==> inputs of trial 49 <==
==> flow/design.v (excerpt) <==
module  cpu_pl (
  input clk,
  input rst,
  output [7:0] imem_addr,
  input [31:0] imem_data,
  output [7:0] mem_req_addr,
  output mem_req_rw,
  output mem_req_valid,
  output [127:0] mem_data_write,
  input [127:0] mem_data_read,
  input mem_ready,
  output [7:0] io_addr,
  output [31:0] io_dout,
  output io_we,
  input [31:0] io_din
);
==> flow/config.mk <==
export PLATFORM = sky130hd
export DESIGN_NAME = cpu_pl
export DESIGN_NICKNAME = cpu_pl
export VERILOG_FILES = /design/flow/design.v
export SDC_FILE = /design/flow/constraint.sdc
export NUM_CORES = 4
export LEC_CHECK = 0
export CAP_MARGIN = 20
export CORE_MARGIN = 2
export CORE_UTILIZATION = 40
export SLEW_MARGIN = 20
==> flow/constraint.sdc <==
create_clock -name core_clock -period 12.6 [get_ports {clk}]
set_input_delay 2.5200 -clock core_clock [delete_from_list [all_inputs] [get_ports {clk}]]
set_output_delay 2.5200 -clock core_clock [all_outputs]
set_load 0.01 [all_outputs]
run.sh (not shown) runs the stock make flow with config.mk's settings and CLKGATE_MAP_FILE=.
==> inputs of build 23, as changes to trial 49 <==
--- a/flow/config.mk
+++ b/flow/config.mk
@@ -7,5 +7,8 @@
 export LEC_CHECK = 0
 export CAP_MARGIN = 20
 export CORE_MARGIN = 2
-export CORE_UTILIZATION = 40
+export CORE_UTILIZATION = 70
+export CTS_CLUSTER_SIZE = 36
+export GPL_TIMING_DRIVEN = 1
+export PLACE_DENSITY = 0.7
 export SLEW_MARGIN = 20
==> flow/constraint.sdc (replaced) <==
create_clock -name core_clock -period 6.56 [get_ports {clk}]
set_input_delay 1.3120 -clock core_clock [delete_from_list [all_inputs] [get_ports {clk}]]
set_output_delay 1.3120 -clock core_clock [all_outputs]
set_load 0.01 [all_outputs]
==> inputs of trial 72, as changes to trial 49 <==
--- a/flow/config.mk
+++ b/flow/config.mk
@@ -6,6 +6,14 @@
 export NUM_CORES = 4
 export LEC_CHECK = 0
 export CAP_MARGIN = 20
+export CELL_PAD_IN_SITES_DETAIL_PLACEMENT = 0
 export CORE_MARGIN = 2
-export CORE_UTILIZATION = 40
+export CORE_UTILIZATION = 15
+export CTS_CLUSTER_DIAMETER = 390
+export GPL_ROUTABILITY_DRIVEN = 0
+export GPL_TIMING_DRIVEN = 1
+export HOLD_SLACK_MARGIN = 0.24
+export MAX_ROUTING_LAYER = met5
+export SETUP_SLACK_MARGIN = 2.72
 export SLEW_MARGIN = 20
+export TNS_END_PERCENT = 5
==> flow/constraint.sdc (replaced) <==
create_clock -name core_clock -period 9.5 [get_ports {clk}]
set_input_delay 1.9000 -clock core_clock [delete_from_list [all_inputs] [get_ports {clk}]]
set_output_delay 1.9000 -clock core_clock [all_outputs]
set_load 0.01 [all_outputs]
==> notes <==
- Trial 72 passed the timing, DRC and antenna checks. Trial 49 completed with no timing, DRC or antenna violations. Build 23 never finished: it broke off in global routing (5_1_grt), error GRT-0116.
- Of trial 72 and trial 49, trial 72 has the higher first-iteration DRC count (gap 5.5%, measured against trial 49).
- In trial 72 the combinational power is higher than in trial 49, by 47%.
- Between trial 72 and trial 49, the lower setup slack is in trial 72 (gap 0.20 ns).
- In trial 72 the via count is larger than in trial 49, by about 0.5%.
- Routed wire length: trial 72 is larger than trial 49 (about 6%).
- In trial 49 the register-to-register slack is higher than in trial 72, by 0.67 ns.
- Clock skew: trial 49 is lower than trial 72 (0.024 ns).
- Sequential cell count is the same in trial 72 and trial 49.
- Between trial 72 and trial 49, the lower power is in trial 49 (gap 37%, measured against trial 49).

==> inputs of job 9856 <==
Starting RTL as in the previous note.
clock: 9.5 ns
lec_check: 0
cap_margin: 20
core_margin: 2
core_utilization: 40
gpl_timing_driven: 0
hold_slack_margin: 0.24
slew_margin: 20
tns_end_percent: 5
==> job 7672: changes against job 9856 <==
--- a/flow/config.mk
+++ b/flow/config.mk
@@ -7,8 +7,9 @@
 export LEC_CHECK = 0
 export CAP_MARGIN = 20
 export CORE_MARGIN = 2
-export CORE_UTILIZATION = 40
-export GPL_TIMING_DRIVEN = 0
-export HOLD_SLACK_MARGIN = 0.24
+export CORE_UTILIZATION = 72
+export CTS_CLUSTER_DIAMETER = 363
+export CTS_CLUSTER_SIZE = 99
+export PLACE_DENSITY_LB_ADDON = 0.02
 export SLEW_MARGIN = 20
 export TNS_END_PERCENT = 5
==> flow/constraint.sdc (replaced) <==
create_clock -name core_clock -period 5.18 [get_ports {clk}]
set_input_delay 1.0360 -clock core_clock [delete_from_list [all_inputs] [get_ports {clk}]]
set_output_delay 1.0360 -clock core_clock [all_outputs]
set_load 0.01 [all_outputs]
==> job 5008: changes against job 9856 <==
--- a/flow/config.mk
+++ b/flow/config.mk
@@ -8,7 +8,4 @@
 export CAP_MARGIN = 20
 export CORE_MARGIN = 2
 export CORE_UTILIZATION = 40
-export GPL_TIMING_DRIVEN = 0
-export HOLD_SLACK_MARGIN = 0.24
 export SLEW_MARGIN = 20
-export TNS_END_PERCENT = 5
==> flow/constraint.sdc (replaced) <==
create_clock -name core_clock -period 9.1 [get_ports {clk}]
set_input_delay 1.8200 -clock core_clock [delete_from_list [all_inputs] [get_ports {clk}]]
set_output_delay 1.8200 -clock core_clock [all_outputs]
set_load 0.01 [all_outputs]
==> qor summary <==
quantity                                                                job 7672                job 5008                          job 9856
Run status                                             aborted with a tool error  no timing/DRC/antenna violations          finished with violations
Last stage reached                                                global routing                       -                                 -
Violated checks                                                                -                       -              negative setup slack
Clock buffers created by TritonCTS                                            29                     282                               294
Top layer used by detailed routing                                             -                    met5                              met5
Number of OpenROAD warnings                                                    -                      82                                36
Leakage power summed over all cells                                            -                51.67 nW                          52.88 nW
Core region area                                                     168,900 um2             303,000 um2                       303,000 um2
Final Hold Viols                                                               -                       0                                 0
Vert. Die Dim                                                           415.6 um                556.2 um                          556.2 um
Fill cells                                                                     -                  26,610                            26,620
Transition time at the pin with the least slew margin                          -                1.174 ns                          1.350 ns
CP Buf/Inv Count                                                               -                       5                                 5
Slowest stage cell, crit path                                                  -  sky130_fd_sc_hd__or2_2  sky130_fd_sc_hd__clkdlybuf4s50_1
Area enclosed by the die boundary                                    172,700 um2             309,400 um2                       309,400 um2
Vias post-DR                                                                   -                  89,480                            96,230
Sequential cell area                                                           -              67,250 um2                        67,190 um2
Worst R2R Start                                                                -          MEM_WB.out[42]                    MEM_WB.out[74]
Cell count after placement                                                12,370                  13,770                            14,230

==> inputs of trial 54 <==
cpu_pl again, from the RTL that the note above started with.
Design cpu_pl, start of the top module:
module  cpu_pl (
  input clk,
  input rst,
  output [7:0] imem_addr,
  input [31:0] imem_data,
  output [7:0] mem_req_addr,
  output mem_req_rw,
  output mem_req_valid,
  output [127:0] mem_data_write,
  input [127:0] mem_data_read,
  input mem_ready,
  output [7:0] io_addr,
  output [31:0] io_dout,
  output io_we,
  input [31:0] io_din
);
clock: 5.18 ns
lec_check: 0
cap_margin: 20
core_margin: 2
core_utilization: 72
cts_cluster_diameter: 363
cts_cluster_size: 99
setup_slack_margin: 1.55
slew_margin: 20
tns_end_percent: 5
==> trial 10 (differences from trial 54) <==
Settings changed: CELL_PAD_IN_SITES_DETAIL_PLACEMENT from default to 0, CORE_UTILIZATION 72 to 15, CTS_CLUSTER_DIAMETER 363 to 301, CTS_CLUSTER_SIZE 99 to default, GPL_ROUTABILITY_DRIVEN from default to 0, GPL_TIMING_DRIVEN from default to 1, HOLD_SLACK_MARGIN from default to 0.24, MAX_ROUTING_LAYER from default to met5, MIN_ROUTING_LAYER from default to met2, PLACE_DENSITY_LB_ADDON from default to 0.02, SETUP_SLACK_MARGIN 1.55 to 2.72.
==> flow/constraint.sdc (replaced) <==
create_clock -name core_clock -period 9.5 [get_ports {clk}]
set_input_delay 1.9000 -clock core_clock [delete_from_list [all_inputs] [get_ports {clk}]]
set_output_delay 1.9000 -clock core_clock [all_outputs]
set_load 0.01 [all_outputs]
==> build 45 (differences from trial 54) <==
Settings changed: CORE_UTILIZATION 72 to 58, CTS_CLUSTER_DIAMETER 363 to default, CTS_CLUSTER_SIZE 99 to default, GPL_TIMING_DRIVEN from default to 1, PLACE_DENSITY from default to 0.7, SETUP_SLACK_MARGIN 1.55 to default, TNS_END_PERCENT 5 to default.
==> flow/constraint.sdc (replaced) <==
create_clock -name core_clock -period 5.15 [get_ports {clk}]
set_input_delay 1.0300 -clock core_clock [delete_from_list [all_inputs] [get_ports {clk}]]
set_output_delay 1.0300 -clock core_clock [all_outputs]
set_load 0.01 [all_outputs]
==> qor summary <==
item                                                                                             build 45       trial 10                  trial 54
Worst-case clock skew                                                                            85.27 ps       66.37 ps                         -
Startpoint Class                                                                                 register  primary input                         -
Tap cells                                                                                            2805          10820                         -
Run status                                                                                failed layout checks  no timing/DRC/antenna violations    stopped before the end
Failing step                                                                                            -              -  global routing (5_1_grt)
Layout check failures                                                                negative setup slack              -                         -
Post-detailed-route DRC marker count                                                                    0              0                         -
Post-placement worst setup slack                                                                 -3325 ps       -1005 ps                  -3544 ps
Number of logic stages on the critical path including buffering                                        33             33                         -
Rows                                                                                                  168            331                       151
Setup slack of the most critical reg-to-reg path                                                 -2260 ps        1520 ps                         -
Number of non-clock buffers                                                                          1364           1120                         -
Clock transition time at the flip-flop clock pins of the worst setup and hold paths                 60 ps          70 ps                         -
Top layer used by detailed routing                                                                   met5           met5                         -
Number of nets in the layout                                                                        10820          10660                         -
Hold Path Cell Cnt                                                                                      1              1                         -

==> inputs of 11-02 <==
cpu_pl again, from the RTL that the note above started with.
==> flow/config.mk <==
export PLATFORM = sky130hd
export DESIGN_NAME = cpu_pl
export DESIGN_NICKNAME = cpu_pl
export VERILOG_FILES = /design/flow/design.v
export SDC_FILE = /design/flow/constraint.sdc
export NUM_CORES = 4
export LEC_CHECK = 0
export ABC_AREA = 0
export CAP_MARGIN = 20
export CORE_ASPECT_RATIO = 1.34
export CORE_MARGIN = 3
export CORE_UTILIZATION = 31
export GPL_ROUTABILITY_DRIVEN = 1
export GPL_TIMING_DRIVEN = 0
export PLACE_DENSITY_LB_ADDON = 0.1
export SETUP_SLACK_MARGIN = 0.81
export SLEW_MARGIN = 15
export TNS_END_PERCENT = 35
==> flow/constraint.sdc <==
create_clock -name core_clock -period 6.56 [get_ports {clk}]
set_input_delay 1.3120 -clock core_clock [delete_from_list [all_inputs] [get_ports {clk}]]
set_output_delay 1.3120 -clock core_clock [all_outputs]
set_load 0.01 [all_outputs]
==> 03-14: changes against 11-02 <==
CAP_MARGIN = 10   (was 20)
CELL_PAD_IN_SITES_DETAIL_PLACEMENT = 2   (was default)
CELL_PAD_IN_SITES_GLOBAL_PLACEMENT = 1   (was default)
CORE_ASPECT_RATIO = 1.08   (was 1.34)
CORE_MARGIN = 7   (was 3)
CORE_UTILIZATION = 36   (was 31)
CTS_CLUSTER_SIZE = 99   (was default)
GPL_TIMING_DRIVEN = 1   (was 0)
PLACE_DENSITY = 0.7   (was default)
PLACE_DENSITY_LB_ADDON = default   (was 0.1)
SETUP_SLACK_MARGIN = default   (was 0.81)
SLEW_MARGIN = 0   (was 15)
TNS_END_PERCENT = default   (was 35)
==> flow/constraint.sdc (replaced) <==
create_clock -name core_clock -period 9.56 [get_ports {clk}]
set_input_delay 1.9120 -clock core_clock [delete_from_list [all_inputs] [get_ports {clk}]]
set_output_delay 1.9120 -clock core_clock [all_outputs]
set_load 0.01 [all_outputs]
==> 04-27: changes against 11-02 <==
ABC_AREA = default   (was 0)
CORE_ASPECT_RATIO = default   (was 1.34)
CORE_MARGIN = 2   (was 3)
CORE_UTILIZATION = 57   (was 31)
GPL_ROUTABILITY_DRIVEN = default   (was 1)
GPL_TIMING_DRIVEN = default   (was 0)
PLACE_DENSITY_LB_ADDON = default   (was 0.1)
SETUP_SLACK_MARGIN = default   (was 0.81)
SLEW_MARGIN = 20   (was 15)
TNS_END_PERCENT = default   (was 35)
==> flow/constraint.sdc (replaced) <==
create_clock -name core_clock -period 5.13 [get_ports {clk}]
set_input_delay 1.0260 -clock core_clock [delete_from_list [all_inputs] [get_ports {clk}]]
set_output_delay 1.0260 -clock core_clock [all_outputs]
set_load 0.01 [all_outputs]
==> 08-08: changes against 11-02 <==
ABC_AREA = default   (was 0)
CORE_ASPECT_RATIO = default   (was 1.34)
CORE_MARGIN = 2   (was 3)
CORE_UTILIZATION = 72   (was 31)
CTS_CLUSTER_DIAMETER = 363   (was default)
CTS_CLUSTER_SIZE = 98   (was default)
GPL_ROUTABILITY_DRIVEN = default   (was 1)
GPL_TIMING_DRIVEN = default   (was 0)
PLACE_DENSITY_LB_ADDON = default   (was 0.1)
SETUP_SLACK_MARGIN = 1.24   (was 0.81)
SLEW_MARGIN = 20   (was 15)
TNS_END_PERCENT = 5   (was 35)
==> flow/constraint.sdc (replaced) <==
create_clock -name core_clock -period 5.35 [get_ports {clk}]
set_input_delay 1.0700 -clock core_clock [delete_from_list [all_inputs] [get_ports {clk}]]
set_output_delay 1.0700 -clock core_clock [all_outputs]
set_load 0.01 [all_outputs]
==> flow_results.xml <==
<?xml version="1.0" encoding="UTF-8"?>
<metrics>
  <group name="status">
    <metric name="failed_layout_checks" unit="">setup timing</metric>
    <metric name="status" unit="">failed layout checks</metric>
  </group>
  <group name="timing">
    <metric name="post-route-worst-setup-slack" unit="ns">-2.30</metric>
    <metric name="finalSetupViolCount" unit="">596</metric>
  </group>
  <group name="layout">
    <metric name="final-seq-area" unit="mm²">0.0673</metric>
    <metric name="n_all_buffers" unit="">1387</metric>
    <metric name="comb-cell-share" unit="">0.360</metric>
    <metric name="num-nets-final" unit="">10846</metric>
    <metric name="fin_area" unit="mm²">0.146</metric>
    <metric name="final.clkbuf_count" unit="">387</metric>
  </group>
  <group name="critical_path">
    <metric name="worst_path_largest_cell_delay" unit="ns">0.41</metric>
    <metric name="worst-path-max-fanout" unit="">7</metric>
  </group>
  <group name="die">
    <metric name="nWellTaps" unit="">2821</metric>
    <metric name="die_outline_area" unit="mm²">0.218</metric>
  </group>
  <group name="route">
    <metric name="wl_met1" unit="µm">171000</metric>
    <metric name="n_antenna_cell" unit="">29</metric>
  </group>
</metrics>
[end of results for 04-27]
==> flow_results.xml <==
<?xml version="1.0" encoding="UTF-8"?>
<metrics>
  <group name="status">
    <metric name="status" unit="">failed layout checks</metric>
    <metric name="failed_layout_checks" unit="">setup timing</metric>
  </group>
  <group name="layout">
    <metric name="num-nets-final" unit="">11063</metric>
    <metric name="final.clkbuf_count" unit="">383</metric>
    <metric name="fin_area" unit="mm²">0.152</metric>
    <metric name="final-seq-area" unit="mm²">0.0672</metric>
    <metric name="comb-cell-share" unit="">0.353</metric>
  </group>
  <group name="route">
    <metric name="n_antenna_cell" unit="">27</metric>
    <metric name="drt.antenna.violating_nets" unit="">0</metric>
  </group>
  <group name="die">
    <metric name="die_outline_area" unit="mm²">0.401</metric>
    <metric name="nWellTaps" unit="">5226</metric>
  </group>
  <group name="timing">
    <metric name="post-route-worst-setup-slack" unit="ns">-1.48</metric>
    <metric name="finalSetupViolCount" unit="">578</metric>
  </group>
  <group name="critical_path">
    <metric name="worst_path_largest_cell_delay" unit="ns">0.38</metric>
    <metric name="reg2reg_slack" unit="ns">-1.48</metric>
    <metric name="levels_on_crit_path" unit="">42</metric>
    <metric name="critical_path.reg2reg.startpoint" unit="">MEM_WB.out[74]</metric>
    <metric name="worst-path-max-fanout" unit="">11</metric>
    <metric name="worstPathArrival" unit="ns">8.92</metric>
  </group>
  <group name="power_and_ir_drop">
    <metric name="power-top-group" unit="">combinational cells</metric>
  </group>
</metrics>
[end of results for 11-02]
==> flow_results.xml <==
<?xml version="1.0" encoding="UTF-8"?>
<metrics>
  <group name="status">
    <metric name="status" unit="">did not finish</metric>
    <metric name="last_stage_the_flow_got_to" unit="">global routing (5_1_grt)</metric>
    <metric name="stop_error" unit="">[ERROR GRT-0116] Global routing finished with congestion. Check the congestion regions in the DRC Viewer.</metric>
  </group>
  <group name="place">
    <metric name="io_buffers" unit="">379</metric>
  </group>
  <group name="global_route">
    <metric name="gr-usage-met1" unit="">0.683</metric>
    <metric name="global_route.usage.total" unit="">0.638</metric>
  </group>
  <group name="die">
    <metric name="die_outline_area" unit="mm²">0.173</metric>
  </group>
  <group name="synthesis">
    <metric name="yosys_register_bits" unit="">2554</metric>
    <metric name="xor_xnor_cell_area_share_of_the_yosys_netlist" unit="">0.0281</metric>
    <metric name="top_cells_by_count" unit="">1191 x sky130_fd_sc_hd__edfxtp_1, 1040 x sky130_fd_sc_hd__nand2_1, 824 x sky130_fd_sc_hd__dfrtp_1, 809 x sky130_fd_sc_hd__o21ai_0, 806 x sky130_fd_sc_hd__mux4_2</metric>
    <metric name="enable_flop_cells" unit="">1191</metric>
  </group>
</metrics>
[end of results for 08-08]
==> flow_results.xml <==
<?xml version="1.0" encoding="UTF-8"?>
<metrics>
  <group name="status">
    <metric name="status" unit="">finished clean</metric>
  </group>
  <group name="layout">
    <metric name="final.clkbuf_count" unit="">380</metric>
    <metric name="comb-cell-share" unit="">0.363</metric>
    <metric name="num-nets-final" unit="">10276</metric>
    <metric name="n_all_buffers" unit="">816</metric>
  </group>
  <group name="timing">
    <metric name="post-route-worst-setup-slack" unit="ns">0.480</metric>
    <metric name="finalSetupViolCount" unit="">0</metric>
  </group>
  <group name="route">
    <metric name="wl_met1" unit="µm">202000</metric>
  </group>
  <group name="critical_path">
    <metric name="worst_path_largest_cell_delay" unit="ns">0.51</metric>
  </group>
  <group name="die">
    <metric name="nWellTaps" unit="">4460</metric>
  </group>
</metrics>
[end of results for 03-14]
Power and IR drop assume default switching activity.
